[config.mk]
export PLATFORM = sky130hd
export DESIGN_NAME = apb_top
export DESIGN_NICKNAME = apb_top
export VERILOG_FILES = /design/flow/design.v
export SDC_FILE = /design/flow/constraint.sdc
export NUM_CORES = 4
export LEC_CHECK = 0
export CAP_MARGIN = 20
export CORE_MARGIN = 2
export CORE_UTILIZATION = 67
export CTS_CLUSTER_SIZE = 14
export SLEW_MARGIN = 20
[constraint.sdc]
create_clock -name core_clock -period 2.14 [get_ports {pclk}]
set_input_delay 0.4280 -clock core_clock [delete_from_list [all_inputs] [get_ports {pclk}]]
set_output_delay 0.4280 -clock core_clock [all_outputs]
set_load 0.01 [all_outputs]
[design.v]
`timescale 1ns / 1ps
module apb_master(
    input pclk, presetn, pready, pslverr, 
    input [31:0] prdata,wdata,addr,
    input start,write,
    input [3:0] strb,
    input [2:0] prot,
    output reg psel,penable,pwrite,
    output reg [31:0] paddr,pwdata,
    output reg [3:0] pstrb,
    output reg [2:0] pprot,
    output reg done,error,
    output reg [31:0] rdata
    );
    parameter idle=2'b00,
              setup=2'b01,
              access=2'b10;
    reg [1:0] state, next;  
    always @(posedge pclk, negedge presetn) 
    begin
        if(!presetn) state<=idle;
        else state<=next;
    end 
    always @(*) begin
        case(state)
        idle: next = start?setup:idle;
        setup: next = access;
        access: next=pready?idle:access;
        default: next=idle;
    endcase    
    end 
    always @(posedge pclk,negedge presetn)
    begin
        if(!presetn) begin
        psel<=0;
        penable<=0;
        done<=0;
        error<=0;
        paddr <= 0;
        pwrite <= 0;
        pwdata <= 0;
        pstrb <= 0;
        pprot <= 0;
        rdata <= 0;
        end else begin
        case(state)
        idle: begin
            done<=0;
            error<=0;
            psel<=0;
            penable<=0;
        end
        setup: begin
            psel<=1;
            penable<=0;
            paddr<=addr;
            pwrite<=write;
            pwdata<=wdata;
            pstrb<=strb;
            pprot<=prot;
        end
        access: begin
            penable<=1;
            if(pready) begin
                done<=1;
                error<=pslverr;
                if(!write) rdata<=prdata;
            end
        end
    endcase
    end
    end      
endmodule
`timescale 1ns / 1ps
module apb_slave #(
    parameter base_addr = 32'h0000_0000
)(
    input         pclk,
    input         presetn,
    input         psel,
    input         penable,
    input         pwrite,
    input  [31:0] paddr,
    input  [31:0] pwdata,
    input  [3:0]  pstrb,
    input  [2:0]  pprot,
    output reg [31:0] prdata,
    output reg        pready,
    output reg        pslverr
);
    reg [31:0] regfile [0:3];
    wire [1:0] reg_sel    = paddr[3:2];
    wire       addr_valid = (paddr[31:4] == base_addr[31:4]);
    always @(posedge pclk or negedge presetn) begin
        if (!presetn) begin
            pready <= 0;
        end else begin
            pready <= (psel && penable);  
        end
    end
    always @(posedge pclk or negedge presetn) begin
        if (!presetn) begin
            pslverr <= 0;
        end else if (psel && penable) begin
            pslverr <= ~addr_valid;
        end else begin
            pslverr <= 0;
        end
    end
    always @(posedge pclk or negedge presetn) begin
        if (!presetn) begin
            regfile[0] <= 0;
            regfile[1] <= 0;
            regfile[2] <= 0;
            regfile[3] <= 0;
        end else if (psel && penable && pwrite && addr_valid) begin
            if (pstrb[0]) regfile[reg_sel][7:0]   <= pwdata[7:0];
            if (pstrb[1]) regfile[reg_sel][15:8]  <= pwdata[15:8];
            if (pstrb[2]) regfile[reg_sel][23:16] <= pwdata[23:16];
            if (pstrb[3]) regfile[reg_sel][31:24] <= pwdata[31:24];
        end
    end
    always @(posedge pclk or negedge presetn) begin
        if (!presetn) begin
            prdata <= 0;
        end else if (psel && penable && !pwrite && addr_valid) begin
            prdata <= regfile[reg_sel];
        end
    end
endmodule
`timescale 1ns / 1ps
module apb_top(
    input        pclk,
    input        presetn,
    input        start,
    input        write,
    input [31:0] addr,
    input [31:0] wdata,
    input [3:0]  strb,
    input [2:0]  prot,
    output [31:0] rdata,
    output        done,
    output        error
);
    wire        psel;
    wire        penable;
    wire        pwrite;
    wire [31:0] paddr;
    wire [31:0] pwdata;
    wire [3:0]  pstrb;
    wire [2:0]  pprot;
    wire [31:0] prdata_int;
    wire        pready_int;
    wire        pslverr_int;
    wire psel0 = psel && (paddr[31:12] == 20'h00000);   
    wire psel1 = psel && (paddr[31:12] == 20'h0001);   
    wire [31:0] prdata0;
    wire        pready0;
    wire        pslverr0;
    wire [31:0] prdata1;
    wire        pready1;
    wire        pslverr1;
    assign prdata_int = psel0 ? prdata0
                      : psel1 ? prdata1
                      : 32'h0000_0000;
    assign pready_int = psel0 ? pready0
                      : psel1 ? pready1
                      : penable;
    assign pslverr_int= psel0 ? pslverr0
                      : psel1 ? pslverr1
                      : 1'b1;
    apb_master master (
        .pclk    (pclk),
        .presetn (presetn),
        .start   (start),
        .write   (write),
        .addr    (addr),
        .wdata   (wdata),
        .strb    (strb),
        .prot    (prot),
        .psel    (psel),
        .penable (penable),
        .pwrite  (pwrite),
        .paddr   (paddr),
        .pwdata  (pwdata),
        .pstrb   (pstrb),
        .pprot   (pprot),
        .done    (done),
        .error   (error),
        .rdata   (rdata),
        .prdata  (prdata_int),
        .pready  (pready_int),
        .pslverr (pslverr_int)
    );
    apb_slave #(.base_addr(32'h0000_0000)) slave0 (
        .pclk    (pclk),
        .presetn (presetn),
        .psel    (psel0),
        .penable (penable),
        .pwrite  (pwrite),
        .paddr   (paddr),
        .pwdata  (pwdata),
        .pstrb   (pstrb),
        .pprot   (pprot),
        .prdata  (prdata0),
        .pready  (pready0),
        .pslverr (pslverr0)
    );
    apb_slave #(.base_addr(32'h0000_1000)) slave1 (
        .pclk    (pclk),
        .presetn (presetn),
        .psel    (psel1),
        .penable (penable),
        .pwrite  (pwrite),
        .paddr   (paddr),
        .pwdata  (pwdata),
        .pstrb   (pstrb),
        .pprot   (pprot),
        .prdata  (prdata1),
        .pready  (pready1),
        .pslverr (pslverr1)
    );
endmodule
[run.sh]
#!/bin/bash
# the make line also repeats each setting of config.mk as NAME=value (left out here)
make -C /OpenROAD-flow-scripts/flow DESIGN_CONFIG=/design/flow/config.mk WORK_HOME=/design/flow/orfs CLKGATE_MAP_FILE= finish
==> results_slide.txt, run 1 <==
Flow Results at a Glance

CTS
  • Cts bufs inserted: 44
  • Clock-pin slew on the worst setup and hold paths: 0.06 ns
  • Root Driver: clkbuf_16
  • CTS max path bufs: 3
  • Htree depth: 2
  • Worst-Skew Late Latency: about 0.54 ns
  • CTS tree: yes
  • Clock Sinks: 430

Final timing
  • Final Cycle Share: 104%
  • PnR worst setup slack: -0.0819 ns
  • Period minus WS final: 2.22 ns
  • Setup TNS: -6.73 ns
  • Worst slew pin tran: about 0.54 ns
  • Relative slew slack: 64.1%
  • Final Hold Viols: 0
  • Final setup viols: 249
  • Peak Freq: approximately 450 MHz
  • Final max-slew violation count: 0
  • RSZ-0062 raised after global routing: yes
  • Final Skew: a little under 0.02 ns

Critical path
  • R2R Path End: slave1.prdata[30]
  • Arr. time, crit path: around 2.6 ns
  • Worst path slowest cell: dfrtp_1
  • Critical Path Sink Type: flip-flop
  • CP endpoint: slave1.prdata[30]
  • Type of origin of the critical path: flip-flop
  • Crit path max fanout: 14
  • Crit path from: master.paddr[17]
  • Worst R2R Setup Slack: -0.08 ns
  • Reg2Reg Launch Point: master.paddr[17]
  • R2R depth: 8
  • CP top delay family: simple AND/OR/NAND/NOR gates
  • CP required: about 2.6 ns
  • Slowest stage delay, CP: 0.40 ns
  • CP Cell Sequence: nor4_4, buf_4, nand4_1, buf_6, nor3_4, buf_6, buf_12, mux2_4
  • WP depth: 8
  • Worst setup path class: reg -> reg
  • Worst path bufs/invs: 4
  • Top cell by count, worst path: buf_6

Logic synthesis
  • Top cells by area: dfrtp_1 (57%), mux2_2 (23%), mux4_2 (7.7%)
  • Synth warnings: 5
  • Register bit count reported by yosys: 430
  • Yosys top cell by area: dfrtp_1
  • Commonest flop: dfrtp_1
  • Most popular library cell in the synthesized design by count: dfrtp_1
  • Syn_area_per_cell: 16.0 µm²
  • Nets at Floorplan: 1249
  • AND/OR/NAND/NOR Cells, Area Fraction: 6.32%
  • Cell count after synthesis: 1174
  • YS chip area: 18800 µm²
  • Synth cell count leaders: dfrtp_1 (429), mux2_2 (387), o21ai_0 (65)
  • Cell area after synthesis: 18800 µm²
  • Register share after synthesis: 57.2%
  • Yosys aoi share: 2.27%
  • Synth cell types: 41
  • Post-Synth Adder-Cell Area: 0%
  • Ys cells: 1174
  • Ys async rst share: 100%
  • Top non-seq family: multiplexers
  • Multiplexer share: 32.6%
  • Max-area cell share: 57.0%
  • Post-synth EDFFs: 0
  • XOR Share, Synth: 0%

Placement
  • HPWL after detailed placement: ~25 mm
  • Dpl cells: 1689
  • Routability Congestion: about 0.8
  • I/O Buffers: 103

Power
  • Power Sequential: 10.0 mW
  • Sequential share of power: 47.5%
  • Logic pwr share: 17.3%
  • PD cells: 902 nW/µm²
  • Net Sw Frac: 28.7%
  • Clock power share: 35.3%
  • Max VDD drop: 0.921 mV
  • LEAKAGE: 11.1 nW
  • Internal power component: 15.1 mW
  • Clock distribution power: roughly 7.5 mW
  • Leading power group: registers
  • P_comb: 3.65 mW
  • P_sw: a little over 6 mW

Finish
  • Fillers: 1394
  • Nets: 1451
  • Layout area overhead: 24.6%
  • Final std cells w/o fill: 1782
  • Seq. cell area: 10800 µm²
  • MI comb area: 8120 µm²

Worst hold path
  • Class of the worst hold path: in -> async

Global routing
  • Initial antenna violation count: 0
  • GRT Util Overall: 29.6%
  • Grt ovf: 0
  • Largest net degree at the start of global routing: about 57
  • Vias in the first global route: 12000
  • First-pass GRT wire length: approximately 66 mm

Routing
  • Via/cell ratio: 6.22
  • N_diodes: 0
  • Post-Route WL: 41.8 mm
  • DR pass1 iterations: 5
  • Post-route antenna net violation count: 0
  • Vias: about 11000
  • DR iter-0 viols: between 500 and 600
  • Avg WL per Cell: 23.5 µm
  • Drt drc: 0

Floorplan
  • CORE AREA: 27700 µm²
  • FP Rows: between 60 and 70
  • Chip area: 29500 µm²
  • Ports: 109
  • Die H: 172 µm
  • Pre-Place Util: a little under 70%
  • Die W: between 150 and 200 µm

Job
  • Max-cap viol count: 0
  • Tool warning count: 35

Outcome
  • Layout Check Fails: setup timing
  • Status: complete, but fails checks
metal layers:
| layer | vias to the layer above | part of all wire, % | GRT usage, % | wire length (µm) |
|---|---|---|---|---|
| met5 | - | 0 | 0 | 0 |
| met3 | 79 | 4.4 | 4.56 | 1820 |
| met4 | 0 | 2.7 | 10.1 | 1150 |
| li1 | 4813 | - | - | - |
| met1 | 5951 | 42 | 39.7 | 17600 |
| met2 | 248 | 51 | 50.0 | 21300 |
area by class of cell:
type,instances,area share (%)
well taps,378,2.02
repair buffers,215,11.3
clock buffers,66,5.61
clock inverters,8,0.384
multi-input cells,680,34.6
flip-flops and latches,430,45.9
inverters,5,0.0800
repair_timing:
item,CTS,global route
hold buffers,1,0
setup buffers,12,2
gates resized,69,52
gates cloned,1,4
pin swaps,37,7
setup endpoints to repair,331,352
endpoints found under the hold margin,40,0
through the flow:
step           cell area [µm²]  worst slack [ns]  power (mW)  utilization (%)  hold slack (ns)
2_1_floorplan            18800            0.0579        12.1                -            0.132
3_3_place_gp             21400            -0.182        13.6             77.1            0.403
6_report                 23400           -0.0819        21.1             84.6            0.428
5_1_grt                  23400            -0.166        22.0             84.6            0.462
4_1_cts                  23100           -0.0815        21.2             83.5            0.448
3_5_place_dp             21400            -0.179        13.7             77.1            0.397
==> inputs of run 2 (changes only) <==
ABC_AREA = 1   (was default)
CORE_UTILIZATION = 70   (was 67)
CTS_CLUSTER_DIAMETER = 400   (was default)
CTS_CLUSTER_SIZE = 15   (was 14)
clock period = 1.67 ns   (was 2.14 ns; I/O delays follow)
==> run 2 against run 1 <==
The layout still fails its checks (setup timing). Die area is 8.5% lower. Cell area decreased by 1.6%. Count of clock-buffer cells in the layout decreased by 23. Setup slack worse by 0.48 ns. Core utilization grew 6.9 points. Power is 25% higher. Synthesized area down 4.6%. Clock skew rose by 0.0016 ns.
==> results_slide.txt, run 2 <==
Flow Results at a Glance

Outcome
  • Status: complete, but fails checks
  • Layout Check Fails: setup timing

Power
  • Sequential share of power: 47.2% (-0.3 points)
  • Max VDD drop: 1.16 mV (+25%)
  • LEAKAGE: 10.9 nW (-2.4%)
  • PD cells: 1150 nW/µm² (+27%)
  • P_sw: 9.22 mW (+52%)
  • P_comb: 6.35 mW (+74%)
  • Leading power group: registers
  • Clock distribution power: 7.62 mW (+2%)
  • Clock power share: 28.8% (-6.5 points)
  • Power Sequential: 12.5 mW (+25%)
  • Net Sw Frac: 34.9% (+6.2 points)
  • Internal power component: 17.2 mW (+14%)
  • Logic pwr share: 24.0% (+6.7 points)

CTS
  • Cts bufs inserted: 34 (-23%)
  • Clock Sinks: 430 (unchanged)
  • Root Driver: clkbuf_16
  • Clock-pin slew on the worst setup and hold paths: 0.07 ns (about the same)
  • Htree depth: 2 (unchanged)
  • CTS tree: yes
  • CTS max path bufs: 3 (unchanged)
  • Worst-Skew Late Latency: 0.53 ns (about the same)

Critical path
  • Worst path bufs/invs: 4 (unchanged)
  • Crit path from: master.paddr[15]
  • Top cell by count, worst path: buf_4
  • Crit path max fanout: 28 (+14)
  • Critical Path Sink Type: flip-flop
  • R2R depth: 11 (+3)
  • Slowest stage delay, CP: 0.41 ns (about the same)
  • Worst path slowest cell: dfrtp_1
  • Reg2Reg Launch Point: master.paddr[15]
  • Arr. time, crit path: 2.64 ns (about the same)
  • CP endpoint: slave0.prdata[12]
  • Type of origin of the critical path: flip-flop
  • Worst setup path class: reg -> reg
  • WP depth: 11 (+3)
  • CP required: 2.09 ns (-0.46 ns)
  • R2R Path End: slave0.prdata[12]
  • CP Cell Sequence: nor2_4, nand3_2, nor2_4, buf_4, buf_4, nand3b_1, buf_4, nor2_2, nand2_8, buf_12, o21ai_0
  • CP top delay family: simple AND/OR/NAND/NOR gates
  • Worst R2R Setup Slack: -0.56 ns (-0.48 ns)

Global routing
  • Initial antenna violation count: 2 (+2)
  • Grt ovf: 0 (unchanged)
  • Largest net degree at the start of global routing: 65 (+14%)
  • GRT Util Overall: 40.7% (+11 points)
  • Vias in the first global route: 16300 (+36%)
  • First-pass GRT wire length: 84.7 mm (+28%)

Logic synthesis
  • Synth cell types: 33 (-20%)
  • Nets at Floorplan: 2028 (+62%)
  • Commonest flop: dfrtp_1
  • Ys async rst share: 100% (unchanged)
  • Post-synth EDFFs: 0 (unchanged)
  • Post-Synth Adder-Cell Area: 0% (unchanged)
  • Register share after synthesis: 59.9% (+2.8 points)
  • Synth cell count leaders: nand2_1 (835), dfrtp_1 (429), o21ai_0 (200)
  • Register bit count reported by yosys: 430 (unchanged)
  • Cell area after synthesis: 18000 µm² (-4.6%)
  • Most popular library cell in the synthesized design by count: nand2_1
  • Ys cells: 1953 (+66%)
  • Multiplexer share: 0% (-33 points)
  • YS chip area: 18000 µm² (-4.6%)
  • Top cells by area: dfrtp_1 (60%), nand2_1 (17%), o21ai_0 (5.6%)
  • Synth warnings: 5 (unchanged)
  • XOR Share, Synth: 0% (unchanged)
  • AND/OR/NAND/NOR Cells, Area Fraction: 21.7% (+15 points)
  • Max-area cell share: 59.8% (+2.8 points)
  • Cell count after synthesis: 1953 (+66%)
  • Syn_area_per_cell: 9.19 µm² (-43%)
  • Yosys aoi share: 14.1% (+12 points)
  • Yosys top cell by area: dfrtp_1
  • Top non-seq family: simple AND/OR/NAND/NOR gates

Placement
  • I/O Buffers: 103 (unchanged)
  • Worst slack, placed: -0.457 ns (-0.278 ns)
  • HPWL after detailed placement: 30.2 mm (+21%)
  • Routability Congestion: 0.864 (+7.8%)

Floorplan
  • Pre-Place Util: 71.3% (+3.3 points)
  • Die W: 164 µm (-4.4%)
  • CORE AREA: 25200 µm² (-9.1%)
  • Ports: 109 (unchanged)
  • FP Rows: 58 (-4.9%)
  • Chip area: 26900 µm² (-8.5%)
  • Die H: 164 µm (-4.4%)

Worst hold path
  • Hold path depth: 3
  • Worst Hold Path EP: master.paddr[21]
  • Class of the worst hold path: in -> reg
  • Min-delay src: addr[21]

Routing
  • Post-Route WL: 61.6 mm (+47%)
  • Via/cell ratio: 6.71 (+7.7%)
  • Post-route antenna net violation count: 0 (unchanged)
  • DR pass1 iterations: 8 (+3)
  • N_diodes: 0 (unchanged)
  • DR iter-0 viols: 2558 (+350%)
  • Avg WL per Cell: 24.4 µm (+4.1%)
  • Vias: 16900 (+52%)
  • Drt drc: 0 (unchanged)

Job
  • Tool warning count: 36 (+2.9%)
  • Max-cap viol count: 0 (unchanged)

Final timing
  • Final Cycle Share: 133% (+30 points)
  • Worst slew pin tran: 0.701 ns (+0.163 ns)
  • Setup TNS: -146.06 ns (-139.33 ns)
  • RSZ-0062 raised after global routing: yes
  • Final max-slew violation count: 0 (unchanged)
  • Relative slew slack: 53.3% (-11 points)
  • Final Skew: 0.0213 ns (+0.00159 ns)
  • PnR worst setup slack: -0.557 ns (-0.476 ns)
  • Final Hold Viols: 0 (unchanged)
  • Period minus WS final: 2.23 ns (+0.00564 ns)
  • Final setup viols: 390 (+57%)
  • Peak Freq: 449 MHz (-0.25%)

Finish
  • Layout area overhead: 28.5%
  • Nets: 2259 (+56%)
[run 2: routing by layer]
| metal | part of all wire (%) | routed length [µm] | global-route usage, % | vias to the layer above |
|---|---|---|---|---|
| li1 | - | - | - | 6861 |
| met1 | 33 | 20500 | 50.3 | 8161 |
| met2 | 48 | 29300 | 67.5 | 1411 |
| met3 | 12 | 7320 | 8.46 | 474 |
| met4 | 7.3 | 4500 | 22.2 | 4 |
| met5 | 0.044 | 27 | 0 | - |
[run 2: repair_timing]
| item | 4_1_cts | 5_1_grt |
|---|---|---|
| setup endpoints to repair | 390 | 390 |
| pin swaps | 113 | 103 |
| hold buffers | 1 | 0 |
| buffers inserted | 24 | 12 |
| gates cloned | 8 | 5 |
| gates resized | 120 | 175 |
| endpoints found under the hold margin | 28 | 0 |
[run 2: layout make-up]
type                       instances  area, µm²
clock buffer                      43        948
clock inverter                     1       7.51
fill                             957       2120
inverter                          83        332
multi-input combinational       1358       7420
sequential                       430      10800
tap                              330        413
timing repair buffer             277       3180
[run 2: through the flow]
step	hold slack (ns)	util [%]	power, mW	cell area [µm²]	std cells
after global routing	0.355	91.6	27.2	23100	2522
final	0.343	91.6	26.4	23100	2522
after detailed placement	0.337	81.6	17.7	20500	2434
after global placement	0.332	81.6	17.5	20500	2434
after CTS	0.330	88.8	25.6	22400	2511
after floorplan	0.0384	-	14.8	18200	1953
==> inputs of run 3 (changes only) <==
CAP_MARGIN = 30   (was 20)
CORE_ASPECT_RATIO = 0.61   (was default)
CORE_MARGIN = 6   (was 2)
CORE_UTILIZATION = 16   (was 70)
CTS_CLUSTER_DIAMETER = 356   (was 400)
CTS_CLUSTER_SIZE = default   (was 15)
GPL_ROUTABILITY_DRIVEN = 1   (was default)
HOLD_SLACK_MARGIN = 0.29   (was default)
MIN_ROUTING_LAYER = met2   (was default)
PLACE_DENSITY_LB_ADDON = 0.14   (was default)
SETUP_SLACK_MARGIN = -0.49   (was default)
SLEW_MARGIN = 30   (was 20)
clock period = 5.26 ns   (was 1.67 ns; I/O delays follow)
==> run 3 against run 2 <==
The run now finishes clean. Clock power fell by 53%. Power down 66%. Count of clock-buffer cells in the layout increased by 31. Synthesized area did not move. Cell area shrank 3.4%. Global-route usage is 25 points lower. Clock skew is 0.021 ns higher. Via count rose by 13%. Flip-flop count is the same. Setup slack improved by 2.5 ns.
==> results_slide.txt, run 3 <==
Flow Results at a Glance

Worst hold path
  • Hold path depth: 2 (-1)
  • Worst Hold Path EP: slave0.regfile[3][8]
  • Min-delay src: slave0.regfile[3][8]
  • Class of the worst hold path: reg -> reg

Critical path
  • R2R Path End: slave0.regfile[3][25]
  • Worst setup path class: reg -> reg
  • Crit path from: master.paddr[15]
  • CP Cell Sequence: nor2_1, nand3_1, nor2_1, nand4_1, nor2_1, nand2_2, buf_4, inv_2, nand2_1, nand2_1, nand2_1
  • Type of origin of the critical path: flip-flop
  • Worst R2R Setup Slack: 1.91 ns (+2.47 ns)
  • Worst path slowest cell: inv_2
  • Arr. time, crit path: 3.84 ns (+1.20 ns)
  • WP depth: 11 (unchanged)
  • CP top delay family: simple AND/OR/NAND/NOR gates
  • Worst path bufs/invs: 2 (-2)
  • CP endpoint: slave0.regfile[3][25]
  • R2R depth: 11 (unchanged)
  • CP required: 5.75 ns (+3.66 ns)
  • Critical Path Sink Type: flip-flop
  • Reg2Reg Launch Point: master.paddr[15]
  • Slowest stage delay, CP: 0.51 ns (+0.10 ns)
  • Crit path max fanout: 17 (-39%)

Logic synthesis
  • Top non-seq family: simple AND/OR/NAND/NOR gates
  • Synth warnings: 5 (unchanged)
  • Yosys top cell by area: dfrtp_1
  • Most popular library cell in the synthesized design by count: nand2_1
  • Synth cell count leaders: nand2_1 (835), dfrtp_1 (429), o21ai_0 (200)
  • YS chip area: 18000 µm² (unchanged)
  • Multiplexer share: 0% (unchanged)
  • Ys async rst share: 100% (unchanged)
  • Syn_area_per_cell: 9.19 µm² (unchanged)
  • Cell area after synthesis: 18000 µm² (unchanged)
  • AND/OR/NAND/NOR Cells, Area Fraction: 21.7% (unchanged)
  • Commonest flop: dfrtp_1
  • XOR Share, Synth: 0% (unchanged)
  • Register bit count reported by yosys: 430 (unchanged)
  • Post-synth EDFFs: 0 (unchanged)
  • Post-Synth Adder-Cell Area: 0% (unchanged)
  • Ys cells: 1953 (unchanged)
  • Cell count after synthesis: 1953 (unchanged)
  • Top cells by area: dfrtp_1 (60%), nand2_1 (17%), o21ai_0 (5.6%)
  • Yosys aoi share: 14.1% (unchanged)
  • Max-area cell share: 59.8% (unchanged)
  • Synth cell types: 33 (unchanged)
  • Nets at Floorplan: 2028 (unchanged)
  • Register share after synthesis: 59.9% (unchanged)

Final timing
  • Worst hold slack: 0.470 ns (+0.127 ns)
  • RSZ-0062 raised after global routing: no
  • Final Skew: 0.0424 ns (+0.0211 ns)
  • Worst slew pin tran: 0.919 ns (+0.219 ns)
  • Final max-slew violation count: 0 (unchanged)
  • Setup TNS: 0 ns (+146.06 ns)
  • Final Cycle Share: 63.6% (-70 points)
  • Relative slew slack: 38.7% (-15 points)
  • Peak Freq: 299 MHz (-33%)
  • Period minus WS final: 3.35 ns (+1.12 ns)
  • Final Hold Viols: 0 (unchanged)
  • Final setup viols: 0 (-100%)

Power
  • Internal power component: 5.86 mW (-66%)
  • Net Sw Frac: 34.9% (about the same)
  • P_comb: 1.50 mW (-76%)
  • Logic pwr share: 16.7% (-7.3 points)
  • LEAKAGE: 10.1 nW (-6.9%)
  • P_sw: 3.14 mW (-66%)
  • Clock distribution power: 3.58 mW (-53%)
  • Power Sequential: 3.91 mW (-69%)
  • PD cells: 404 nW/µm² (-65%)
  • Sequential share of power: 43.5% (-3.7 points)
  • Max VDD drop: 0.328 mV (-72%)
  • Clock power share: 39.8% (+11 points)
  • Leading power group: registers

Placement
  • Routability Congestion: 0.692 (-20%)
  • HPWL after detailed placement: 37.1 mm (+23%)
  • I/O Buffers: 103 (unchanged)
  • Dpl cells: 3491 (+43%)

Floorplan
  • Ports: 109 (unchanged)
  • FP Rows: 95 (+64%)
  • Die W: 441 µm (+170%)
  • Chip area: 121000 µm² (+350%)
  • CORE AREA: 111000 µm² (+340%)
  • Die H: 274 µm (+67%)
  • Pre-Place Util: 16.2% (-55 points)

Global routing
  • First-pass GRT wire length: 93.3 mm (+10%)
  • Largest net degree at the start of global routing: 111 (+71%)
  • Initial antenna violation count: 0 (-2)
  • GRT Util Overall: 15.4% (-25 points)
  • Grt ovf: 0 (unchanged)
  • Vias in the first global route: 21500 (+32%)

CTS
  • CTS tree: yes
  • Clock-pin slew on the worst setup and hold paths: 0.07 ns (about the same)
  • Htree depth: 2 (unchanged)
  • CTS hold repair buffers: 0 (-1)
  • Worst-Skew Late Latency: 0.64 ns (+0.11 ns)
  • Root Driver: clkbuf_16
  • Clock Sinks: 430 (unchanged)
  • CTS max path bufs: 3 (unchanged)
  • Number of post-CTS setup repair buffers: 0 (-100%)
  • Post-cts resize count: 0 (-100%)
  • Cts bufs inserted: 49 (+44%)

Routing
  • Drt drc: 0 (unchanged)
  • Post-Route WL: 62.7 mm (+1.7%)
  • Via/cell ratio: 5.31 (-21%)
  • Vias: 19000 (+13%)
  • DR iter-0 viols: 1722 (-33%)
  • Avg WL per Cell: 17.5 µm (-28%)
  • DR pass1 iterations: 6 (-2)
  • Post-route antenna net violation count: 0 (unchanged)

Job
  • Tool warning count: 37 (+2.8%)
  • Max-cap viol count: 0 (unchanged)

Finish
  • Layout area overhead: 24.1%
  • Nets: 2116 (-6.3%)
  • Final std cells w/o fill: 3587 (+42%)

Outcome
  • Status: finished clean
## run 3: per-layer routing
metal	global-route usage [%]	up-vias	wire, µm
li1	-	6555	-
met1	-	7119	0
met2	16.1	5139	30000
met3	24.6	222	30000
met4	2.19	10	2330
met5	3.18	-	394
## run 3: final cells by class
cell class / count / area (µm²)
antenna: 5 / 12.5
clock buffer: 74 / 1450
clock inverter: 15 / 160
fill: 12100 / 88400
inverter: 83 / 324
multi-input combinational: 1358 / 6460
sequential: 430 / 10800
tap: 1503 / 1880
timing repair buffer: 119 / 1220
## run 3: stage by stage
stage	setup WS (ns)	util [%]	area, µm²	total power, mW
after floorplan	3.27	-	18000	4.65
after global placement	1.40	18.6	20600	5.44
after detailed placement	1.79	18.6	20600	5.47
after CTS	1.79	20.1	22200	9.08
after global routing	1.54	20.1	22300	9.51
final	1.91	20.1	22300	8.99
==> inputs of run 4 (changes only) <==
ABC_AREA = default   (was 1)
CAP_MARGIN = 20   (was 30)
CORE_ASPECT_RATIO = default   (was 0.61)
CORE_MARGIN = 2   (was 6)
CORE_UTILIZATION = 66   (was 16)
CTS_CLUSTER_DIAMETER = default   (was 356)
GPL_ROUTABILITY_DRIVEN = default   (was 1)
HOLD_SLACK_MARGIN = default   (was 0.29)
MIN_ROUTING_LAYER = default   (was met2)
PLACE_DENSITY_LB_ADDON = default   (was 0.14)
SETUP_SLACK_MARGIN = default   (was -0.49)
SLEW_MARGIN = 20   (was 30)
clock period = 2.74 ns   (was 5.26 ns; I/O delays follow)
==> run 4 against run 3 <==
Still clean on timing, DRC and antenna. Maximum frequency rose by 29%. Count of clock-buffer cells in the layout decreased by 3. Register-to-register slack got worse by 1.8 ns. Clock power up 64%. Synthesized area up 4.9%. Via count is 44% lower. Global-route usage up 11 points. Cell area fell by 0.39%. Setup slack got worse by 1.8 ns. Largest power group unchanged.
==> results_slide.txt, run 4 <==
Flow Results at a Glance

Outcome
  • Status: finished clean

Critical path
  • CP Cell Sequence: nor4_1, nand4_1, buf_12, nor3_4, buf_4, mux2_2
  • Worst setup path class: reg -> reg
  • R2R Path End: slave1.prdata[1]
  • Critical Path Sink Type: flip-flop
  • Arr. time, crit path: 3.00 ns (-0.84 ns)
  • Crit path from: master.paddr[17]
  • Type of origin of the critical path: flip-flop
  • CP endpoint: slave1.prdata[1]
  • CP top delay family: simple AND/OR/NAND/NOR gates
  • Worst path bufs/invs: 2 (unchanged)
  • CP required: 3.15 ns (-2.60 ns)
  • Worst R2R Setup Slack: 0.15 ns (-1.77 ns)
  • Worst path slowest cell: nor4_1
  • Reg2Reg Launch Point: master.paddr[17]
  • R2R depth: 6 (-5)
  • Slowest stage delay, CP: 0.46 ns (-0.05 ns)
  • Crit path max fanout: 43 (+26)
  • WP depth: 6 (-5)

Placement
  • Routability Congestion: 0.798 (+15%)
  • HPWL after detailed placement: 23.8 mm (-36%)
  • Dpl cells: 1668 (-52%)
  • I/O Buffers: 103 (unchanged)

Finish
  • Final std cells w/o fill: 1744 (-51%)
  • Nets: 1411 (-33%)
  • Layout area overhead: 17.9%
  • Seq. cell area: 10800 µm² (about the same)
  • MI comb area: 7770 µm² (+20%)
  • Fillers: 1599 (-87%)

Logic synthesis
  • Top non-seq family: multiplexers
  • Max-area cell share: 57.0% (-2.8 points)
  • Commonest flop: dfrtp_1
  • Syn_area_per_cell: 16.0 µm² (+74%)
  • Nets at Floorplan: 1249 (-38%)
  • XOR Share, Synth: 0% (unchanged)
  • Post-Synth Adder-Cell Area: 0% (unchanged)
  • Top cells by area: dfrtp_1 (57%), mux2_2 (23%), mux4_2 (7.7%)
  • YS chip area: 18800 µm² (+4.9%)
  • Yosys aoi share: 2.27% (-12 points)
  • Synth warnings: 5 (unchanged)
  • AND/OR/NAND/NOR Cells, Area Fraction: 6.32% (-15 points)
  • Ys async rst share: 100% (unchanged)
  • Synth cell types: 41 (+24%)
  • Ys cells: 1174 (-40%)
  • Synth cell count leaders: dfrtp_1 (429), mux2_2 (387), o21ai_0 (65)
  • Most popular library cell in the synthesized design by count: dfrtp_1
  • Multiplexer share: 32.6% (+33 points)
  • Register bit count reported by yosys: 430 (unchanged)
  • Cell area after synthesis: 18800 µm² (+4.9%)
  • Post-synth EDFFs: 0 (unchanged)
  • Cell count after synthesis: 1174 (-40%)
  • Yosys top cell by area: dfrtp_1
  • Register share after synthesis: 57.2% (-2.8 points)

Power
  • Power Sequential: 7.74 mW (+98%)
  • Leading power group: registers
  • PD cells: 732 nW/µm² (+81%)
  • LEAKAGE: 10.7 nW (+5.7%)
  • Clock distribution power: 5.87 mW (+64%)
  • Logic pwr share: 16.2% (-0.5 points)
  • P_comb: 2.62 mW (+75%)
  • Sequential share of power: 47.7% (+4.2 points)
  • P_sw: 4.56 mW (+45%)
  • Max VDD drop: 0.596 mV (+81%)
  • Clock power share: 36.2% (-3.6 points)
  • Net Sw Frac: 28.1% (-6.8 points)
  • Internal power component: 11.7 mW (+99%)

Final timing
  • Final Hold Viols: 0 (unchanged)
  • Setup TNS: 0 ns (unchanged)
  • Relative slew slack: 51.7% (+13 points)
  • Final Skew: 0.00845 ns (-0.0340 ns)
  • Peak Freq: 385 MHz (+29%)
  • Worst slew pin tran: 0.725 ns (-0.195 ns)
  • RSZ-0062 raised after global routing: no
  • Final max-slew violation count: 0 (unchanged)
  • Final setup viols: 0 (unchanged)
  • Final Cycle Share: 94.7% (+31 points)
  • Period minus WS final: 2.59 ns (-0.753 ns)

CTS
  • Number of post-CTS setup repair buffers: 0 (unchanged)
  • Htree depth: 2 (unchanged)
  • Root Driver: clkbuf_16
  • CTS hold repair buffers: 1 (+1)
  • Clock Sinks: 430 (unchanged)
  • CTS tree: yes
  • Post-cts resize count: 0 (unchanged)
  • Cts bufs inserted: 43 (-12%)
  • Clock-pin slew on the worst setup and hold paths: 0.06 ns (about the same)
  • Worst-Skew Late Latency: 0.53 ns (-0.11 ns)
  • CTS max path bufs: 3 (unchanged)

Routing
  • DR pass1 iterations: 5 (-1)
  • DR iter-0 viols: 608 (-65%)
  • Post-route antenna net violation count: 0 (unchanged)
  • Drt drc: 0 (unchanged)
  • Post-Route WL: 38.3 mm (-39%)
  • Vias: 10600 (-44%)
  • Via/cell ratio: 6.08 (+14%)
  • N_diodes: 0 (-5)
  • Avg WL per Cell: 21.9 µm (+26%)

Job
  • Tool warning count: 33 (-11%)
  • Max-cap viol count: 0 (unchanged)

Worst hold path
  • Min-delay src: slave0.regfile[2][20]
  • Class of the worst hold path: reg -> reg
  • Worst Hold Path EP: slave0.regfile[2][20]
  • Hold path depth: 1 (-1)

Global routing
  • Grt ovf: 0 (unchanged)
  • Initial antenna violation count: 0 (unchanged)
  • Vias in the first global route: 11500 (-47%)
  • First-pass GRT wire length: 63.3 mm (-32%)
  • Largest net degree at the start of global routing: 86 (-23%)
  • GRT Util Overall: 26.8% (+11 points)

Floorplan
  • Die W: 173 µm (-61%)
  • CORE AREA: 27900 µm² (-75%)
  • FP Rows: 61 (-36%)
  • Pre-Place Util: 67.4% (+51 points)
  • Die H: 173 µm (-37%)
  • Chip area: 29900 µm² (-75%)
  • Ports: 109 (unchanged)
==> run 4: layout make-up <==
cell class	count	area share, %
flip-flops and latches	430	48.5
multi-input cells	680	35.0
repair buffers	176	7.77
clock buffers	71	6.15
well taps	378	2.13
clock inverters	4	0.316
inverters	5	0.0846
==> run 4: layer usage <==
metal  track usage, %  vias up  wire (µm)
met1             38.4     5636      17000
met4             6.46        0        728
li1                 -     4726          -
met3             3.63       48       1410
met5                0        -          0
met2             44.5      190      19100
==> run 4: metrics by stage <==
stage                     util (%)  setup slack (ns)  total power [mW]  area (µm²)  hold WS (ns)
after CTS                     79.4             0.165              16.4       22200         0.502
after global routing          79.4            0.0217              16.9       22200         0.512
final                         79.4             0.145              16.2       22200         0.500
after global placement        74.3             0.197              10.4       20700         0.469
after detailed placement      74.3             0.189              10.5       20700         0.481
after floorplan                  -             0.658              9.42       18800         0.252
==> inputs of run 5 (changes only) <==
ABC_AREA = 1   (was default)
CAP_MARGIN = 30   (was 20)
CELL_PAD_IN_SITES_DETAIL_PLACEMENT = 1   (was default)
CORE_ASPECT_RATIO = 0.6   (was default)
CORE_MARGIN = 6   (was 2)
CORE_UTILIZATION = 16   (was 66)
CTS_CLUSTER_DIAMETER = 173   (was default)
GPL_ROUTABILITY_DRIVEN = 0   (was default)
HOLD_SLACK_MARGIN = 0.29   (was default)
MAX_ROUTING_LAYER = met4   (was default)
MIN_ROUTING_LAYER = met2   (was default)
PLACE_DENSITY_LB_ADDON = 0.29   (was default)
SETUP_SLACK_MARGIN = -0.49   (was default)
SLEW_MARGIN = 30   (was 20)
clock period = 5.26 ns   (was 2.74 ns; I/O delays follow)
==> run 5 against run 4 <==
Clock power down 42%. Sequential power is 49% lower. Core utilization fell by 59 points. Clock skew rose by 0.015 ns. Critical path depth increased by 5. Worst hold slack worse by 0.029 ns. Non-clock buffer count is 54 lower. Critical path type unchanged.
==> results_slide.txt, run 5 <==
Flow Results at a Glance

Global routing
  • Initial antenna violation count: 0 (unchanged)
  • Grt ovf: 0 (unchanged)
  • Vias in the first global route: 22600 (+97%)
  • First-pass GRT wire length: 93.2 mm (+47%)
  • Largest net degree at the start of global routing: 106 (+23%)
  • GRT Util Overall: 15.7% (-11 points)

Final timing
  • Setup TNS: 0 ns (unchanged)
  • Peak Freq: 292 MHz (-24%)
  • RSZ-0062 raised after global routing: no
  • Final max-slew violation count: 0 (unchanged)
  • PnR worst setup slack: 1.83 ns (+1.69 ns)
  • Final Skew: 0.0234 ns (+0.0150 ns)
  • Period minus WS final: 3.43 ns (+0.831 ns)
  • Worst slew pin tran: 0.919 ns (+0.195 ns)
  • Final setup viols: 0 (unchanged)
  • Final Cycle Share: 65.1% (-30 points)
  • Final Hold Viols: 0 (unchanged)
  • Relative slew slack: 38.7% (-13 points)

Routing
  • WL met2: 29.7 mm (+55%)
  • M1 wire length: 0 µm (-100%)
  • Post-Route WL: 61.2 mm (+60%)
  • Post-route antenna net violation count: 0 (unchanged)
  • Top sig layer: met4
  • Via/cell ratio: 5.37 (-12%)
  • DR WL met3: 29.7 mm (+2000%)
  • Vias: 19200 (+81%)
  • Avg WL per Cell: 17.1 µm (-22%)
  • DR pass1 iterations: 5 (unchanged)
  • DR iter-0 viols: 1497 (+150%)
  • Drt drc: 0 (unchanged)

Power
  • Clock distribution power: 3.41 mW (-42%)
  • Max VDD drop: 0.232 mV (-61%)
  • PD cells: 397 nW/µm² (-46%)
  • Clock power share: 38.7% (+2.5 points)
  • Sequential share of power: 44.5% (-3.2 points)
  • P_comb: 1.48 mW (-44%)
  • Logic pwr share: 16.8% (+0.6 points)
  • LEAKAGE: 10.1 nW (-5.4%)
  • Power Sequential: 3.92 mW (-49%)
  • Leading power group: registers
  • Internal power component: 5.76 mW (-51%)
  • P_sw: 3.06 mW (-33%)
  • Net Sw Frac: 34.7% (+6.6 points)

Critical path
  • CP top delay family: simple AND/OR/NAND/NOR gates
  • Slowest stage delay, CP: 0.55 ns (+0.09 ns)
  • R2R depth: 11 (+5)
  • Critical Path Sink Type: flip-flop
  • WP depth: 11 (+5)
  • Worst R2R Setup Slack: 1.83 ns (+1.69 ns)
  • Type of origin of the critical path: flip-flop
  • CP endpoint: slave0.regfile[3][30]
  • Crit path from: master.paddr[15]
  • CP required: 5.74 ns (+2.59 ns)
  • Worst path slowest cell: inv_2
  • Worst setup path class: reg -> reg
  • CP Cell Sequence: nor2_1, nand3_1, nor2_1, nand4_1, nor2_1, nand2_2, buf_4, inv_2, nand2_1, nand2_1, nand2_1
  • R2R Path End: slave0.regfile[3][30]
  • Worst path bufs/invs: 2 (unchanged)
  • Arr. time, crit path: 3.90 ns (+0.90 ns)
  • Crit path max fanout: 17 (-60%)
  • Reg2Reg Launch Point: master.paddr[15]

Logic synthesis
  • Most popular library cell in the synthesized design by count: nand2_1
  • Cell area after synthesis: 18000 µm² (-4.6%)
  • Post-Synth Adder-Cell Area: 0% (unchanged)
  • Yosys aoi share: 14.1% (+12 points)
  • Cell count after synthesis: 1953 (+66%)
  • Post-synth EDFFs: 0 (unchanged)
  • Register bit count reported by yosys: 430 (unchanged)
  • Synth warnings: 5 (unchanged)
  • YS chip area: 18000 µm² (-4.6%)
  • Max-area cell share: 59.8% (+2.8 points)
  • Ys async rst share: 100% (unchanged)
  • Nets at Floorplan: 2028 (+62%)
  • Top cells by area: dfrtp_1 (60%), nand2_1 (17%), o21ai_0 (5.6%)
  • Synth cell count leaders: nand2_1 (835), dfrtp_1 (429), o21ai_0 (200)
  • XOR Share, Synth: 0% (unchanged)
  • Register share after synthesis: 59.9% (+2.8 points)
  • Commonest flop: dfrtp_1
  • Syn_area_per_cell: 9.19 µm² (-43%)
  • Yosys top cell by area: dfrtp_1
  • Multiplexer share: 0% (-33 points)
  • Synth cell types: 33 (-20%)
  • Ys cells: 1953 (+66%)
  • Top non-seq family: simple AND/OR/NAND/NOR gates
  • AND/OR/NAND/NOR Cells, Area Fraction: 21.7% (+15 points)

CTS
  • CTS hold repair buffers: 0 (-1)
  • Clock-pin slew on the worst setup and hold paths: 0.06 ns (about the same)
  • Root Driver: clkbuf_16
  • Post-cts resize count: 0 (unchanged)
  • Htree depth: 2 (unchanged)
  • Cts bufs inserted: 46 (+7.0%)
  • Worst-Skew Late Latency: 0.61 ns (+0.08 ns)
  • CTS tree: yes
  • Clock Sinks: 430 (unchanged)
  • Number of post-CTS setup repair buffers: 0 (unchanged)
  • CTS max path bufs: 3 (unchanged)

Finish
  • Layout area overhead: 23.8%
  • Final std cells w/o fill: 3568 (+100%)
  • Nets: 2116 (+50%)

Job
  • Tool warning count: 37 (+12%)
  • Max-cap viol count: 0 (unchanged)

Floorplan
  • FP Rows: 94 (+54%)
  • Chip area: 121000 µm² (+300%)
  • Pre-Place Util: 16.3% (-51 points)
  • Ports: 109 (unchanged)
  • CORE AREA: 110000 µm² (+300%)
  • Die W: 444 µm (+160%)
  • Die H: 271 µm (+57%)

Placement
  • HPWL after detailed placement: 37.7 mm (+59%)
  • I/O Buffers: 103 (unchanged)
  • Dpl cells: 3479 (+110%)
  • Worst slack, placed: 1.89 ns (+1.70 ns)

Worst hold path
  • Class of the worst hold path: reg -> reg
  • Min-delay src: slave0.regfile[3][0]
  • Worst Hold Path EP: slave0.regfile[3][0]
  • Hold path depth: 2 (+1)

Outcome
  • Status: finished clean
[run 5: routing by layer]
layer	up-vias	track usage, %
met5	-	-
met4	0	1.99
met3	182	24.3
met2	5346	15.8
met1	7109	-
li1	6535	-
[run 5: layout make-up]
type | instances | area, µm²
flip-flops and latches | 430 | 10800
diodes | 5 | 12.5
well taps | 1488 | 1860
clock inverters | 14 | 129
repair buffers | 122 | 1270
clock buffers | 68 | 1410
fillers | 12900 | 88200
inverters | 83 | 317
multi-input cells | 1358 | 6450
[run 5: metrics by stage]
stage	power (mW)	cell area, µm²	util [%]	hold slack, ns
CTS	8.85	22200	20.1	0.474
global placement	5.42	20600	18.7	0.453
global route	9.27	22200	20.1	0.488
detailed placement	5.44	20600	18.7	0.458
floorplan	4.65	18000	-	0.442
finish	8.82	22200	20.1	0.471
==> inputs of run 6 (changes only) <==
CAP_MARGIN = 20   (was 30)
CELL_PAD_IN_SITES_DETAIL_PLACEMENT = default   (was 1)
CORE_ASPECT_RATIO = default   (was 0.6)
CORE_MARGIN = 2   (was 6)
CORE_UTILIZATION = 70   (was 16)
CTS_CLUSTER_DIAMETER = default   (was 173)
CTS_CLUSTER_SIZE = 38   (was default)
GPL_ROUTABILITY_DRIVEN = default   (was 0)
HOLD_SLACK_MARGIN = 0.3   (was 0.29)
MAX_ROUTING_LAYER = default   (was met4)
MIN_ROUTING_LAYER = default   (was met2)
PLACE_DENSITY = 0.73   (was default)
PLACE_DENSITY_LB_ADDON = default   (was 0.29)
SETUP_SLACK_MARGIN = 0.37   (was -0.49)
SLEW_MARGIN = 20   (was 30)
clock period = 1.66 ns   (was 5.26 ns; I/O delays follow)
==> run 6 against run 5 <==
Now fails the layout checks on setup timing. Setup slack lost 2.5 ns. Synthesized cell count is the same. Flip-flop count is the same. Critical path type unchanged. Critical endpoint is now slave1.regfile[3][29].
==> results_slide.txt, run 6 <==
Flow Results at a Glance

Final timing
  • Final setup viols: 390 (+390)
  • Period minus WS final: 2.33 ns (-1.09 ns)
  • Worst hold slack: 0.287 ns (-0.184 ns)
  • Relative slew slack: 55.9% (+17 points)
  • Peak Freq: 429 MHz (+47%)
  • Final Skew: 0.0243 ns (+0.000919 ns)
  • Final Cycle Share: 141% (+75 points)
  • Worst slew pin tran: 0.662 ns (-0.257 ns)
  • PnR worst setup slack: -0.673 ns (-2.51 ns)
  • Final Hold Viols: 0 (unchanged)
  • Final max-slew violation count: 0 (unchanged)
  • RSZ-0062 raised after global routing: yes

Logic synthesis
  • Cell area after synthesis: 18000 µm² (unchanged)
  • Synth cell types: 33 (unchanged)
  • Post-synth EDFFs: 0 (unchanged)
  • Top non-seq family: simple AND/OR/NAND/NOR gates
  • Yosys top cell by area: dfrtp_1
  • Top cells by area: dfrtp_1 (60%), nand2_1 (17%), o21ai_0 (5.6%)
  • Post-Synth Adder-Cell Area: 0% (unchanged)
  • Synth warnings: 5 (unchanged)
  • AND/OR/NAND/NOR Cells, Area Fraction: 21.7% (unchanged)
  • XOR Share, Synth: 0% (unchanged)
  • Register share after synthesis: 59.9% (unchanged)
  • Commonest flop: dfrtp_1
  • Multiplexer share: 0% (unchanged)
  • Ys cells: 1953 (unchanged)
  • Register bit count reported by yosys: 430 (unchanged)
  • YS chip area: 18000 µm² (unchanged)
  • Ys async rst share: 100% (unchanged)
  • Max-area cell share: 59.8% (unchanged)
  • Cell count after synthesis: 1953 (unchanged)
  • Nets at Floorplan: 2028 (unchanged)
  • Syn_area_per_cell: 9.19 µm² (unchanged)
  • Most popular library cell in the synthesized design by count: nand2_1
  • Synth cell count leaders: nand2_1 (835), dfrtp_1 (429), o21ai_0 (200)
  • Yosys aoi share: 14.1% (unchanged)

Power
  • P_comb: 6.30 mW (+330%)
  • Max VDD drop: 1.27 mV (+450%)
  • Clock distribution power: 9.80 mW (+190%)
  • Sequential share of power: 43.6% (-0.9 points)
  • Logic pwr share: 22.1% (+5.3 points)
  • Net Sw Frac: 33.4% (-1.4 points)
  • P_sw: 9.52 mW (+210%)
  • Clock power share: 34.4% (-4.3 points)
  • Power Sequential: 12.4 mW (+220%)
  • Leading power group: registers
  • PD cells: 1230 nW/µm² (+210%)
  • Internal power component: 19.0 mW (+230%)
  • LEAKAGE: 10.8 nW (+7.2%)

CTS
  • Clock Sinks: 430 (unchanged)
  • CTS tree: yes
  • Worst-Skew Late Latency: 0.55 ns (-0.06 ns)
  • CTS max path bufs: 3 (unchanged)
  • Clock-pin slew on the worst setup and hold paths: 0.06 ns (about the same)
  • Cts bufs inserted: 43 (-6.5%)
  • Htree depth: 2 (unchanged)
  • Root Driver: clkbuf_16

Routing
  • N_diodes: 0 (-5)
  • DR iter-0 viols: 2538 (+70%)
  • Vias: 16800 (-13%)
  • Via/cell ratio: 6.61 (+23%)
  • Post-route antenna net violation count: 0 (unchanged)
  • Avg WL per Cell: 23.5 µm (+37%)
  • Drt drc: 0 (unchanged)
  • DR pass1 iterations: 6 (+1)
  • Post-Route WL: 59.7 mm (-2.5%)

Critical path
  • Crit path max fanout: 8 (-9)
  • CP Cell Sequence: inv_1, nand2_1, nor2_4, nand2_4, nor2_4, nand2_4, nor3_4, buf_6, clkbuf_16, nand2_2, buf_6, nand2_1, o21ai_1
  • Worst R2R Setup Slack: -0.67 ns (-2.51 ns)
  • Worst path slowest cell: dfrtp_1
  • CP required: 2.05 ns (-3.69 ns)
  • Critical Path Sink Type: flip-flop
  • WP depth: 13 (+2)
  • Slowest stage delay, CP: 0.36 ns (-0.19 ns)
  • R2R Path End: slave1.regfile[3][29]
  • Reg2Reg Launch Point: master.paddr[29]
  • Arr. time, crit path: 2.72 ns (-1.18 ns)
  • CP endpoint: slave1.regfile[3][29]
  • R2R depth: 13 (+2)
  • Crit path from: master.paddr[29]
  • CP top delay family: simple AND/OR/NAND/NOR gates
  • Type of origin of the critical path: flip-flop
  • Worst setup path class: reg -> reg
  • Worst path bufs/invs: 4 (+2)

Floorplan
  • Ports: 109 (unchanged)
  • CORE AREA: 25200 µm² (-77%)
  • FP Rows: 58 (-38%)
  • Die H: 164 µm (-40%)
  • Die W: 164 µm (-63%)
  • Chip area: 26900 µm² (-78%)
  • Pre-Place Util: 71.3% (+55 points)

Global routing
  • First-pass GRT wire length: 79.9 mm (-14%)
  • Grt ovf: 0 (unchanged)
  • Vias in the first global route: 15800 (-30%)
  • Largest net degree at the start of global routing: 76 (-28%)
  • GRT Util Overall: 38.3% (+23 points)
  • GR Util met2: 63.9% (+48 points)
  • GR Util met3: 7.15% (-17 points)
  • Most Crowded Layer GR: met2
  • Initial antenna violation count: 0 (unchanged)
  • Met1 usage: 49.1% (+49 points)

Placement
  • HPWL after detailed placement: 29.0 mm (-23%)
  • Routability Congestion: 0.852
  • Worst slack, placed: -0.417 ns (-2.31 ns)
  • Placed inst area: 20400 µm² (-1.3%)
  • I/O Buffers: 103 (unchanged)

Outcome
  • Status: complete, but fails checks
  • Layout Check Fails: setup timing

Finish
  • Nets: 2249 (+6.3%)
  • Fillers: 962 (-93%)
  • Final core utilization: 91.9% (+72 points)
  • Layout area overhead: 28.9%
  • Post-route design area: 23100 µm² (+4.1%)

Job
  • Tool warning count: 37 (unchanged)
  • Max-cap viol count: 0 (unchanged)

Worst hold path
  • Class of the worst hold path: in -> async
run 6: layout make-up:
cell class | count | area [µm²] | share of cell area (%)
Tap cell | 330 | 413 | 1.79
Inverter | 83 | 328 | 1.42
Sequential cell | 430 | 10800 | 46.5
Clock inverter | 8 | 90.1 | 0.389
Clock buffer | 68 | 1310 | 5.67
Timing Repair Buffer | 253 | 2880 | 12.4
Multi-Input combinational cell | 1363 | 7350 | 31.8
run 6: routing by layer:
metal  routed length [µm]  share of wire [%]
met1                20200                 34
met2                28700                 48
met3                 6850                 11
met4                 3900                6.5
met5                    0                  0
run 6: timing repair:
action,in CTS,in global routing
hold buffers,2,1
cloned,1,14
resized,68,174
hold endpoints to repair,430,2
setup endpoints to repair,409,413
pin swaps,48,91
buffers inserted,11,15
run 6: through the flow:
step | std cells | setup TNS (ns) | power, mW
2_1_floorplan | 1953 | -62.87 | 14.9
5_1_grt | 2535 | -201.86 | 29.3
3_5_place_dp | 2415 | -112.13 | 17.8
3_3_place_gp | 2415 | -90.22 | 17.6
4_1_cts | 2505 | -110.04 | 27.6
6_report | 2535 | -171.47 | 28.5
==> inputs of run 7 (changes only) <==
CAP_MARGIN = 30   (was 20)
CORE_ASPECT_RATIO = 0.5   (was default)
CORE_UTILIZATION = 16   (was 70)
CTS_CLUSTER_DIAMETER = 220   (was default)
CTS_CLUSTER_SIZE = 15   (was 38)
GPL_ROUTABILITY_DRIVEN = 1   (was default)
HOLD_SLACK_MARGIN = default   (was 0.3)
PLACE_DENSITY = default   (was 0.73)
PLACE_DENSITY_LB_ADDON = 0.14   (was default)
SETUP_SLACK_MARGIN = 0.9   (was 0.37)
clock period = 3.09 ns   (was 1.66 ns; I/O delays follow)
==> run 7 against run 6 <==
Now clean on timing, DRC and antenna. Cell area grew 1.5%. First-iteration DRC count shrank 62%. Clock skew shrank 0.0050 ns. Sequential share of layout area shrank 0.65 points. Critical endpoint is now slave1.regfile[0][15]. Highest routed layer unchanged.
==> results_slide.txt, run 7 <==
Flow Results at a Glance

Critical path
  • Arr. time, crit path: 2.62 ns (-0.10 ns)
  • Crit path from: master.paddr[25]
  • Worst R2R Setup Slack: 0.91 ns (+1.59 ns)
  • CP endpoint: slave1.regfile[0][15]
  • CP required: 3.54 ns (+1.49 ns)
  • Critical Path Sink Type: flip-flop
  • WP depth: 12 (-1)
  • Type of origin of the critical path: flip-flop
  • R2R depth: 12 (-1)
  • CP Cell Sequence: nor2_1, nand2_1, nor2_4, nand2_2, nor2_4, nand3_2, nor3_4, buf_12, buf_16, nand2_4, nand2_1, o21ai_2
  • Reg2Reg Launch Point: master.paddr[25]
  • Worst setup path class: reg -> reg
  • Worst path slowest cell: dfrtp_1
  • R2R Path End: slave1.regfile[0][15]
  • Crit path max fanout: 8 (unchanged)
  • Slowest stage delay, CP: 0.37 ns (about the same)
  • CP top delay family: simple AND/OR/NAND/NOR gates
  • Worst path bufs/invs: 2 (-2)

Placement
  • I/O Buffers: 103 (unchanged)
  • HPWL after detailed placement: 36.8 mm (+27%)
  • Routability Congestion: 0.719 (-16%)

Power
  • PD cells: 593 nW/µm² (-52%)
  • Logic pwr share: 21.1% (-1.0 points)
  • Sequential share of power: 47.9% (+4.3 points)
  • LEAKAGE: 10.5 nW (-3.0%)
  • Internal power component: 8.92 mW (-53%)
  • Clock distribution power: 4.31 mW (-56%)
  • Clock power share: 30.9% (-3.5 points)
  • Final Power: 13.9 mW (-51%)
  • Power Sequential: 6.67 mW (-46%)
  • P_comb: 2.94 mW (-53%)
  • Net Sw Frac: 36.0% (+2.6 points)
  • Leading power group: registers
  • Max VDD drop: 0.409 mV (-68%)
  • P_sw: 5.01 mW (-47%)

CTS
  • Htree depth: 2 (unchanged)
  • Clock-pin slew on the worst setup and hold paths: 0.07 ns (about the same)
  • Cts bufs inserted: 34 (-21%)
  • CTS hold repair buffers: 0 (-2)
  • Root Driver: clkbuf_16
  • Worst-Skew Late Latency: 0.56 ns (about the same)
  • Clock Sinks: 430 (unchanged)
  • CTS max path bufs: 3 (unchanged)
  • CTS tree: yes

Worst hold path
  • Class of the worst hold path: in -> async

Routing
  • Post-route antenna net violation count: 0 (unchanged)
  • DR iter-0 viols: 977 (-62%)
  • Avg WL per Cell: 17.8 µm (-25%)
  • Via/cell ratio: 3.85 (-42%)
  • Drt drc: 0 (unchanged)
  • DR pass1 iterations: 5 (-1)
  • Vias: 13900 (-17%)
  • Post-Route WL: 64.1 mm (+7.4%)

Floorplan
  • CORE AREA: 111000 µm² (+340%)
  • FP Rows: 86 (+48%)
  • Pre-Place Util: 16.2% (-55 points)
  • Ports: 109 (unchanged)
  • Die H: 241 µm (+47%)
  • Chip area: 115000 µm² (+330%)
  • Die W: 478 µm (+190%)

Logic synthesis
  • Yosys aoi share: 14.1% (unchanged)
  • Top non-seq family: simple AND/OR/NAND/NOR gates
  • Post-synth EDFFs: 0 (unchanged)
  • Post-Synth Adder-Cell Area: 0% (unchanged)
  • Ys async rst share: 100% (unchanged)
  • Synth cell count leaders: nand2_1 (835), dfrtp_1 (429), o21ai_0 (200)
  • Synth cell types: 33 (unchanged)
  • Cell count after synthesis: 1953 (unchanged)
  • Most popular library cell in the synthesized design by count: nand2_1
  • Nets at Floorplan: 2028 (unchanged)
  • Cell area after synthesis: 18000 µm² (unchanged)
  • Syn_area_per_cell: 9.19 µm² (unchanged)
  • Multiplexer share: 0% (unchanged)
  • Register share after synthesis: 59.9% (unchanged)
  • YS chip area: 18000 µm² (unchanged)
  • AND/OR/NAND/NOR Cells, Area Fraction: 21.7% (unchanged)
  • Commonest flop: dfrtp_1
  • Register bit count reported by yosys: 430 (unchanged)
  • Ys cells: 1953 (unchanged)
  • Synth warnings: 5 (unchanged)
  • Yosys top cell by area: dfrtp_1
  • Max-area cell share: 59.8% (unchanged)
  • XOR Share, Synth: 0% (unchanged)
  • Top cells by area: dfrtp_1 (60%), nand2_1 (17%), o21ai_0 (5.6%)

Final timing
  • Worst slew pin tran: 0.920 ns (+0.258 ns)
  • Relative slew slack: 38.4% (-17 points)
  • Final Skew: 0.0193 ns (-0.00503 ns)
  • Final Hold Viols: 0 (unchanged)
  • Period minus WS final: 2.18 ns (-0.157 ns)
  • Peak Freq: 460 MHz (+7.2%)
  • Final Cycle Share: 70.4% (-70 points)
  • Worst hold slack: 0.0475 ns (-0.240 ns)
  • Final max-slew violation count: 0 (unchanged)
  • Final setup viols: 0 (-100%)
  • RSZ-0062 raised after global routing: yes
  • Setup TNS: 0 ns (+171.47 ns)

Job
  • Max-cap viol count: 0 (unchanged)
  • Tool warning count: 36 (-2.7%)

Global routing
  • Vias in the first global route: 13800 (-13%)
  • Initial antenna violation count: 1 (+1)
  • Largest net degree at the start of global routing: 121 (+59%)
  • GRT Util Overall: 10.4% (-28 points)
  • GR Util met2: 16.9% (-47 points)
  • Grt ovf: 0 (unchanged)
  • First-pass GRT wire length: 91.3 mm (+14%)
  • GR Util met3: 1.21% (-5.9 points)
  • Most Crowded Layer GR: met2
  • Met1 usage: 14.8% (-34 points)

Finish
  • Nets: 2179 (-3.1%)
  • Layout area overhead: 30.7%
  • Fillers: 12100 (+1200%)

Outcome
  • Status: finished clean
run 7: repair_timing:
item / in CTS / in global routing
pin swaps: 2 / 101
gates cloned: 1 / 14
setup endpoints to repair: 346 / 354
buffers inserted: 8 / 24
gates resized: 44 / 245
endpoints found under the hold margin: 0 / 0
run 7: layout make-up:
| class | count | area (µm²) | share of cell area [%] |
|---|---|---|---|
| multi-input cells | 1361 | 7210 | 30.7 |
| diodes | 2 | 5.00 | 0.0213 |
| repair buffers | 193 | 2320 | 9.90 |
| clock buffers | 42 | 945 | 4.03 |
| well taps | 1496 | 1870 | 7.98 |
| repair inverters | 1 | 11.3 | 0.0480 |
| clock inverters | 1 | 7.51 | 0.0320 |
| inverters | 83 | 330 | 1.41 |
| flip-flops and latches | 430 | 10800 | 45.9 |
run 7: routing by layer:
| layer | vias up | share of wire (%) | wire length (µm) |
|---|---|---|---|
| li1 | 6715 | - | - |
| met1 | 6975 | 50 | 31900 |
| met3 | 61 | 2.2 | 1430 |
| met5 | - | 0 | 0 |
| met2 | 128 | 46 | 29700 |
| met4 | 0 | 1.6 | 1010 |
run 7: per-stage QoR:
stage,instance area (µm²),cells,setup slack (ns),util [%]
5_1_grt,23500,3607,0.784,21.2
2_1_floorplan,18000,1953,1.10,-
6_report,23500,3609,0.914,21.2
3_3_place_gp,20900,3517,0.352,18.9
4_1_cts,22100,3569,0.882,20.0
3_5_place_dp,20900,3517,0.297,18.9
==> inputs of run 8 (changes only) <==
ABC_AREA = default   (was 1)
CAP_MARGIN = 20   (was 30)
CELL_PAD_IN_SITES_DETAIL_PLACEMENT = 1   (was default)
CORE_ASPECT_RATIO = 1.04   (was 0.5)
CORE_UTILIZATION = 56   (was 16)
CTS_CLUSTER_DIAMETER = default   (was 220)
CTS_CLUSTER_SIZE = 37   (was 15)
GPL_ROUTABILITY_DRIVEN = default   (was 1)
GPL_TIMING_DRIVEN = 1   (was default)
HOLD_SLACK_MARGIN = -0.0   (was default)
MIN_ROUTING_LAYER = met2   (was default)
PLACE_DENSITY_LB_ADDON = 0.26   (was 0.14)
SETUP_SLACK_MARGIN = 0.12   (was 0.9)
clock period = 1.85 ns   (was 3.09 ns; I/O delays follow)
==> run 8 against run 7 <==
Synthesized area rose by 4.9%. The flow now stops in global routing (5_1_grt). Synthesized cell count fell by 40%. Die area fell by 69%.
==> results_slide.txt, run 8 <==
Implementation Results

Floorplan
  • Ports: 109 (unchanged)
  • Die H: 191 µm (-21%)
  • Pre-Place Util: 56.7% (+41 points)
  • FP Rows: 68 (-21%)
  • Die W: 184 µm (-62%)
  • CORE AREA: 33200 µm² (-70%)
  • Chip area: 35100 µm² (-69%)

Logic synthesis
  • Register share after synthesis: 57.2% (-2.8 points)
  • AND/OR/NAND/NOR Cells, Area Fraction: 6.32% (-15 points)
  • Multiplexer share: 32.6% (+33 points)
  • Top cells by area: dfrtp_1 (57%), mux2_2 (23%), mux4_2 (7.7%)
  • Synth cell types: 41 (+24%)
  • Register bit count reported by yosys: 430 (unchanged)
  • Ys async rst share: 100% (unchanged)
  • YS chip area: 18800 µm² (+4.9%)
  • Top non-seq family: multiplexers
  • Yosys top cell by area: dfrtp_1
  • Commonest flop: dfrtp_1
  • Most popular library cell in the synthesized design by count: dfrtp_1
  • Synth cell count leaders: dfrtp_1 (429), mux2_2 (387), o21ai_0 (65)
  • Syn_area_per_cell: 16.0 µm² (+74%)
  • Cell count after synthesis: 1174 (-40%)
  • Nets at Floorplan: 1249 (-38%)
  • Synth warnings: 5 (unchanged)
  • Post-synth EDFFs: 0 (unchanged)
  • Ys cells: 1174 (-40%)
  • Post-Synth Adder-Cell Area: 0% (unchanged)
  • XOR Share, Synth: 0% (unchanged)
  • Yosys aoi share: 2.27% (-12 points)
  • Max-area cell share: 57.0% (-2.8 points)
  • Cell area after synthesis: 18800 µm² (+4.9%)

CTS
  • Root Driver: clkbuf_16
  • CTS max path bufs: 3 (unchanged)
  • Clock Sinks: 430 (unchanged)
  • Cts bufs inserted: 45 (+32%)
  • Htree depth: 2 (unchanged)

Placement
  • Worst slack, placed: -0.501 ns (-0.798 ns)
  • I/O Buffers: 103 (unchanged)
  • Routability Congestion: 0.771 (+7.3%)
  • HPWL after detailed placement: 34.7 mm (-5.7%)

Global routing
  • GRT Util Overall: between 90 and 100%
  • Grt ovf: 600

Outcome
  • Err: [ERROR GRT-0232] Routing congestion too high. Check the congestion heatmap in the GUI.
  • Exit stage: global routing (5_1_grt)
  • Status: aborted with a tool error
run 8: through the flow:
stage / utilization [%] / setup TNS (ns) / cells / cell area (µm²)
after floorplan: - / -63.39 / 1174 / 19300
after global placement: 66.4 / -96.84 / 1747 / 22000
after detailed placement: 66.4 / -143.16 / 1747 / 22000
after CTS: 73.8 / -118.16 / 1864 / 24500
run 8: repair_timing:
action / 4_1_cts
hold endpoints to repair: 33
buffers inserted: 28
gates cloned: 7
pin swaps: 38
gates resized: 175
hold buffers: 1
setup endpoints to repair: 393
run 8: metal layers:
metal	GRT overflow	GRT usage, %
met4	99	88.2
met2	142	96.6
met5	71	94.9
met3	288	102
met1	-	-
Power figures rest on the tool's default switching activity, not on a simulated workload.
